// comm_top
module comm_top(
  input wire sys_clk,
  input wire sys_clk_rst,
  input wire rst,
  input wire bit_in, 
  output wire bit_out, 
  output wire [7:0] data_trans, 
  output wire [7:0] data_recev 
);
  wire [15:0] en_hamming_code; 
  wire [13:0] de_hamming_code; 
Tx_top my_Tx_top(
  .sys_clk(sys_clk),
  .sys_clk_rst(sys_clk_rst),
  .rst(rst),
  .data_out(data_trans), 
  .hammingcode(en_hamming_code),
  .fsk_out(bit_out) 
);
Rx_top my_Rx_top(
  .sys_clk(sys_clk),
  .sys_clk_rst(sys_clk_rst),
  .rst(rst),
  .bit_in(bit_in), 
  .hammingcode(de_hamming_code),
  .sig_out(data_recev) 
);
endmodule
For scale: about 150 flip-flops.
Settings: LEC_CHECK=0, CAP_MARGIN=5, CORE_ASPECT_RATIO=0.5, CORE_MARGIN=5, CORE_UTILIZATION=59, CTS_CLUSTER_DIAMETER=324, CTS_CLUSTER_SIZE=98, PLACE_DENSITY=0.35, SLEW_MARGIN=0, TNS_END_PERCENT=30; clock period 10.0 ns.
run.sh (not shown) runs the stock make flow with config.mk's settings and CLKGATE_MAP_FILE=.
The first run ran to the end with no violations.
==> next run, changes <==
--- a/flow/config.mk
+++ b/flow/config.mk
@@ -7,5 +7,5 @@
 export LEC_CHECK = 0
-export CAP_MARGIN = 5
+export CAP_MARGIN = 20
 export CORE_ASPECT_RATIO = 0.5
-export CORE_MARGIN = 5
+export CORE_MARGIN = 8
 export CORE_UTILIZATION = 59
@@ -14,3 +14,4 @@
 export PLACE_DENSITY = 0.35
-export SLEW_MARGIN = 0
+export SETUP_SLACK_MARGIN = 2.76
+export SLEW_MARGIN = 5
 export TNS_END_PERCENT = 30
Outcome:
- The new run finished clean
- first-iteration DRC count climbs by 6.7%
- setup slack gets worse by 0.062 ns
- final area climbs by 0.41%
- power climbs by 0.92%
- critical path depth climbs by 1
==> next run, changes <==
==> flow/config.mk (replaced) <==
export PLATFORM = sky130hd
export DESIGN_NAME = comm_top
export DESIGN_NICKNAME = comm_top
export VERILOG_FILES = /design/flow/design.v
export SDC_FILE = /design/flow/constraint.sdc
export NUM_CORES = 4
export LEC_CHECK = 0
export CAP_MARGIN = 20
export CELL_PAD_IN_SITES_GLOBAL_PLACEMENT = 3
export CORE_MARGIN = 2
export CORE_UTILIZATION = 23
export CTS_CLUSTER_DIAMETER = 291
export SLEW_MARGIN = 20
export TNS_END_PERCENT = 85
Outcome:
- worst setup slack loses 0.10 ns
- die area is higher by about 100%
- fmax fell by 2.5%
==> next run, changes <==
--- a/flow/config.mk
+++ b/flow/config.mk
@@ -8,7 +8,7 @@
 export CAP_MARGIN = 20
-export CELL_PAD_IN_SITES_GLOBAL_PLACEMENT = 3
 export CORE_MARGIN = 2
-export CORE_UTILIZATION = 23
-export CTS_CLUSTER_DIAMETER = 291
+export CORE_UTILIZATION = 40
+export CTS_CLUSTER_DIAMETER = 388
+export CTS_CLUSTER_SIZE = 98
+export SETUP_SLACK_MARGIN = 3.0
 export SLEW_MARGIN = 20
-export TNS_END_PERCENT = 85
Result:
- The changed run produced a clean layout
- clock skew stays flat
- wire length drops by 17%
- clock-buffer cell count climbs by 1
==> next run, changes <==
==> flow/config.mk (replaced) <==
export PLATFORM = sky130hd
export DESIGN_NAME = comm_top
export DESIGN_NICKNAME = comm_top
export VERILOG_FILES = /design/flow/design.v
export SDC_FILE = /design/flow/constraint.sdc
export NUM_CORES = 4
export LEC_CHECK = 0
export CAP_MARGIN = 0
export CORE_ASPECT_RATIO = 0.5
export CORE_MARGIN = 5
export CORE_UTILIZATION = 59
export CTS_CLUSTER_DIAMETER = 324
export CTS_CLUSTER_SIZE = 98
export PLACE_DENSITY = 0.35
export SETUP_SLACK_MARGIN = 1.98
export SLEW_MARGIN = 40
export TNS_END_PERCENT = 30
The changed run completed with no timing, DRC or antenna violations; setup slack improves by 0.088 ns; clock power increases by 6.8%; maximum frequency increases by 2.2%; cell area fell by about 0.7%; die area is lower by about 24%; wire length is lower by 1.7%; flip-flop count is unchanged; first-iteration DRC count drops by 17%.

Setup of run 1:
comm_top again, from the RTL that the note above started with.
clock: 2.66 ns
lec_check: 0
abc_area: 1
cap_margin: 20
core_margin: 2
core_utilization: 72
cts_cluster_diameter: 400
cts_cluster_size: 98
slew_margin: 20
In run 1 the implementation completed, yet the final layout does not meet the checks, the culprit being setup timing.
Inputs modified between run 1 and run 2:
# run 1
export LEC_CHECK = 0
export ABC_AREA = 1
export CAP_MARGIN = 20
export CORE_MARGIN = 2
export CORE_UTILIZATION = 72
export CTS_CLUSTER_DIAMETER = 400
export CTS_CLUSTER_SIZE = 98
export SLEW_MARGIN = 20
create_clock -name core_clock -period 2.66 [get_ports {sys_clk}]
# run 2
export LEC_CHECK = 0
export CAP_MARGIN = 20
export CORE_MARGIN = 2
export CORE_UTILIZATION = 72
export CTS_CLUSTER_DIAMETER = 202
export SETUP_SLACK_MARGIN = -0.2
export SLEW_MARGIN = 20
create_clock -name core_clock -period 3.07 [get_ports {sys_clk}]
## What came out
The flow for run 2 finished, though final verification flagged setup timing.
Comparing run 2 and run 1, the lower layout overhead on the synthesized area was measured on run 2.
Against run 1, count of clock-buffer cells in the layout in run 2 fell by a little under 10%.
In run 2 the transition time at the pin with the least slew margin turned out 0.45 ns higher than in run 1.
Compared with run 1, in run 2 final critical-path setup slack has increased; chip area has decreased; part of the cycle the worst path needs has decreased; sequential share of power has remained practically unchanged.
Taking run 1 as the reference point, the logic share of the area of run 2 rises by 3.1 points.
Run comparison: run 1 end point of the critical path my_Rx_top.my_S2P.temp_reg[4]; run 2 end point of the critical path my_Rx_top.my_S2P.temp_reg[12]
Setup slack at placement in run 2 is 0.11 ns above run 1.
On area of all placed cells without fillers: run 2 sits below run 1.
Input-level comparison between run 3 and run 2:
# run 2
export LEC_CHECK = 0
export CAP_MARGIN = 20
export CORE_MARGIN = 2
export CORE_UTILIZATION = 72
export CTS_CLUSTER_DIAMETER = 202
export SETUP_SLACK_MARGIN = -0.2
export SLEW_MARGIN = 20
create_clock -name core_clock -period 3.07 [get_ports {sys_clk}]
# run 3
export LEC_CHECK = 0
export CAP_MARGIN = 20
export CORE_MARGIN = 2
export CORE_UTILIZATION = 66
export SETUP_SLACK_MARGIN = 1.67
export SLEW_MARGIN = 20
create_clock -name core_clock -period 5.92 [get_ports {sys_clk}]
Notes after the runs:
Run 3: full flow OK, the timing, design-rule and antenna checks passed. First-iteration DRC count went down by more than a quarter going from run 2 to run 3. Run 3 vs. run 2: multi-input logic area has decreased; final critical delay including setup and external delays now sits higher. Between run 2 and run 3, the die area is lower for run 2. Per the comparison of run 3 with run 2, buffer share of cell area now smaller, count of cells along the worst register-to-register path now smaller, flop share of the area now larger.
Here is what was changed in the inputs of run 4 compared with run 3.
# run 3
export LEC_CHECK = 0
export CAP_MARGIN = 20
export CORE_MARGIN = 2
export CORE_UTILIZATION = 66
export SETUP_SLACK_MARGIN = 1.67
export SLEW_MARGIN = 20
create_clock -name core_clock -period 5.92 [get_ports {sys_clk}]
# run 4
export LEC_CHECK = 0
export CAP_MARGIN = 20
export CORE_MARGIN = 2
export CORE_UTILIZATION = 40
export SLEW_MARGIN = 20
create_clock -name core_clock -period 2.51 [get_ports {sys_clk}]
==> comparison <==
The run with more setup slack is run 3; run 4 has less. Count of nets after finishing up about 10% in run 4 wrt run 3. Taking run 3 as 1.0, run 4 lands at 0.853 on post-detailed-route wirelength per cell. Run 4: all stages done; final checks FAILED (setup timing). Looking only at total non-filler cell area in the finished layout, and setting everything else aside, the higher value of run 3 and run 4 goes to run 4. Relative to run 3, the non-clock buffer count of run 4 is higher by 88.
Power figures rest on the tool's default switching activity, not on a simulated workload.
